## run A
==> flow/design.v <==
module InputProcessor (
    input clk,               
    input [2:0] switches,    
    input confirm_key1,       
input confirm_key2,
    input reset_key,       
    output reg [2:0] column, 
    output reg confirm1,       
output reg confirm2,
    output reg reset        
);
    always @(posedge clk) begin
        column <= switches; 
    end
    always @(posedge clk) begin
        confirm1 <= !confirm_key1; 
	confirm2 <= !confirm_key2;
        reset <= !reset_key;      
    end
endmodule
module gameLogic(
    input clk,
    input reset,
    input [2:0] column,
    input player,
    input confirm_move,
    output reg [1:0] win,
    output reg [1:0] winner
);
    reg [83:0] grid;
    reg [83:0] grid_next;
    reg token_placed;
    reg confirm_prev;
    reg [1:0] win_next;
    wire [1:0] token = player ? 2'b01 : 2'b10;
    wire place = confirm_move && !confirm_prev;
    integer i, j;
function automatic [1:0] checkWin(input [83:0] g, input [1:0] playerToken);
    integer col, row, count, i;
begin
    checkWin = 2'b00;
    for (row = 0; row < 6; row = row + 1) begin
        count = 0;
        for (col = 0; col < 7; col = col + 1) begin
            if (g[(col*6+row)*2 +: 2] == playerToken) begin
                count = count + 1;
                if (count == 4) begin
                    checkWin = 2'b01;
                end
            end else count = 0;
        end
    end
    for (col = 0; col < 7; col = col + 1) begin
        count = 0;
        for (row = 0; row < 6; row = row + 1) begin
            if (g[(col*6+row)*2 +: 2] == playerToken) begin
                count = count + 1;
                if (count == 4) begin
                    checkWin = 2'b01;
                end
            end else count = 0;
        end
    end
    for (row = 0; row < 3; row = row + 1) begin
        for (col = 0; col < 4; col = col + 1) begin
            count = 0;
            for (i = 0; i < 4; i = i + 1) begin
                if (g[((col+i)*6+(row+i))*2 +: 2] == playerToken) begin
                    count = count + 1;
                    if (count == 4) begin
                        checkWin = 2'b01;
                    end
                end else count = 0;
            end
        end
    end
    for (row = 3; row < 6; row = row + 1) begin
        for (col = 0; col < 4; col = col + 1) begin
            count = 0;
            for (i = 0; i < 4; i = i + 1) begin
                if (g[((col+i)*6+(row-i))*2 +: 2] == playerToken) begin
                    count = count + 1;
                    if (count == 4) begin
                        checkWin = 2'b01;
                    end
                end else count = 0;
            end
        end
    end
end
endfunction
    always @* begin
        grid_next = grid;
        token_placed = 0;
        for (i = 0; i < 7; i = i + 1) begin
            if (column == i) begin
                for (j = 0; j < 6; j = j + 1) begin
                    if (!token_placed && grid[(i*6+j)*2 +: 2] == 2'b00) begin
                        grid_next[(i*6+j)*2 +: 2] = token;
                        token_placed = 1;
                    end
                end
            end
        end
        win_next = checkWin(grid_next, token);
    end
    always @(posedge clk) begin
        confirm_prev <= confirm_move;
    end
    always @(posedge clk or posedge reset) begin
        if (reset) begin
            grid <= 84'd0;
            win <= 2'b00;
            winner <= 2'b00;
        end else if (place && token_placed) begin
            grid <= grid_next;
            win <= win_next;
            winner <= win_next[0] ? token : 2'b00;
        end
    end
endmodule
module control(
    input clk,                 
    input reset,               
    input [2:0] column_select, 
    input confirm_move1,
    input confirm_move2,       
    output reg [1:0] current_player, 
    output reg game_over,      
	 output [1:0] winner
);
    parameter IDLE_STATE = 3'b000,
              PLAYER1_TURN = 3'b001,
              PLAYER2_TURN = 3'b010,
              CHECK_MOVE = 3'b011,
				  win_state = 3'b100;
    reg [2:0] state; 
wire confirm_move = (current_player==2'b01)?confirm_move1:confirm_move2;
    wire [1:0]win;
    gameLogic game_logic(
        .clk(clk),
        .reset(reset),
        .column(column_select),
        .player(current_player == 2'b01), 
        .confirm_move(confirm_move),
        .win(win),
		  .winner(winner)
    );
    always @(posedge clk or posedge reset) begin
        if (reset) begin
            state <= IDLE_STATE;
            current_player <= 2'b01;  
            game_over <= 0;
        end
        else begin
            case (state)
                IDLE_STATE: begin
                    if (confirm_move) begin
                        state <= CHECK_MOVE;
                    end
                end
                PLAYER1_TURN: begin
                    if (confirm_move) begin
                        state <= CHECK_MOVE;
                    end
                end
                PLAYER2_TURN: begin
                    if (confirm_move) begin
                        state <= CHECK_MOVE;
                    end
                end
                CHECK_MOVE: begin
                    if (win) begin
                        state <= win_state; 
                    end else begin
                        current_player <= (current_player == 2'b01) ? 2'b10 : 2'b01;
                        state <= (current_player == 2'b01) ? PLAYER1_TURN : PLAYER2_TURN;
                    end
                end
					 win_state: begin
					 game_over <= 1; 
					 end
                default: state <= IDLE_STATE;
            endcase
        end
    end
endmodule
module TopLevelModule(
    input clk,                    
    input [2:0] switches,        
    input confirm_key1,   
input confirm_key2,     
    input reset_key,            
    output [1:0] player_led,     
    output [1:0] winner_led           
);
    wire [2:0] column_select;
    wire confirm_move1;
wire confirm_move2;
    wire reset_game;
    wire [1:0] current_player;
    wire game_over;
    InputProcessor input_proc(
        .clk(clk),
        .switches(switches),
        .confirm_key1(confirm_key1),
        .confirm_key2(confirm_key2),
        .reset_key(reset_key),
        .column(column_select),
        .confirm1(confirm_move1),
.confirm2(confirm_move2),
        .reset(reset_game)
    );
    control control_unit(
        .clk(clk),
        .reset(reset_game),
        .column_select(column_select),
        .confirm_move1(confirm_move1),
        .confirm_move2(confirm_move2),
        .current_player(current_player),
        .game_over(game_over), .winner(winner_led)
    );
    assign player_led = current_player;
endmodule
make LEC_CHECK=0 CAP_MARGIN=20 CORE_ASPECT_RATIO=0.5 CORE_MARGIN=2 CORE_UTILIZATION=72 CTS_CLUSTER_DIAMETER=346 CTS_CLUSTER_SIZE=95 SETUP_SLACK_MARGIN=2.2 SLEW_MARGIN=20 TNS_END_PERCENT=5 finish   # period 11.4 ns
run.sh (not shown) runs the stock make flow with config.mk's settings and CLKGATE_MAP_FILE=.
Run A ended with every stage complete and zero timing, DRC or antenna violations.
The following lists how run B was set up differently from run A:
Settings: removing SETUP_SLACK_MARGIN (formerly 2.2); removing TNS_END_PERCENT (formerly 5); removing CORE_ASPECT_RATIO (formerly 0.5); removing CTS_CLUSTER_SIZE (formerly 95); removing CTS_CLUSTER_DIAMETER (formerly 346); changing CORE_UTILIZATION from 72 to 53; changing the clock period (ns, I/O delays scaled along) from 11.4 to 5.73.
Run B vs. run A: net count entering floorplan was more or less identical, detailed-route via count lost 373, total wirelength of the detailed-routed design higher.
The inputs of run C differ from those of run B as listed below.
Settings: setting CELL_PAD_IN_SITES_DETAIL_PLACEMENT to 2 for the first time; changing CORE_UTILIZATION from 53 to 40; setting TNS_END_PERCENT to 80 for the first time; changing the clock period (ns, I/O delays scaled along) from 5.73 to 10.0.
Looking at launching instance or port of the critical path, the input_proc.column[1]$_DFF_P_ result is from run B; the control_unit.current_player[0]$_DFFE_PP1P_ one comes from run C. Taking run B as the reference, in run C global-route met2 utilization neither gained nor lost much; die size picked up an extra 4900 um2; core utilization saw a decrease. Flip-flop and latch count after synthesis came out exactly the same in run B and run C. Run B → run C: share of synthesized area spent on multiplexers was more or less identical; met1 capacity usage during global routing -6.6 points; cell area after layout moved up; signed area change from the synthesized netlist to the final layout rose 0.65 points; mean number of vias per cell went down. Comparing run B against run C, there is no change at all in synthesized cell count. Worst reg-to-reg setup slack: run B and run C compared, lower one is run B.
Input-level comparison between run D and run C:
Settings: removing TNS_END_PERCENT (formerly 80); removing CELL_PAD_IN_SITES_DETAIL_PLACEMENT (formerly 2).
Results
Run D vs. run C: setup slack higher, relative area change from synthesis to final layout picked up an extra 0.24 points, share of the final layout cell area in sequential cells barely changed, via count normalized by instance count saw a decrease.
Global-route wire length before repair delta (run D − run C): favourable
Between run C and run D, combinational cell power decreased.
Run C and run D ended up with nearly the same utilization after layout.
Across both runs, count of vias placed by the detailed router was lower for run D than for run C.
Run D does better than run C on total chip power.
As far as final design area excluding fillers is concerned, run D and run C perform about the same.
[inputs] run E vs run D
Settings: SETUP_SLACK_MARGIN now 2.94, previously not set; CORE_ASPECT_RATIO now 0.5, previously not set; CORE_UTILIZATION now 59, was 40.
--- outcome ---
- Run E ended with more combinational share of cell area than run D.
- Diff run D and run E: setup slack higher in run E
- Sort run D and run E by power after layout desc -> top: run E
- Run E vs. run D: non-clock buffer count went down by about 5%, number of cells on the worst reg-to-reg path went down by 1.
Power figures rest on the tool's default switching activity, not on a simulated workload.
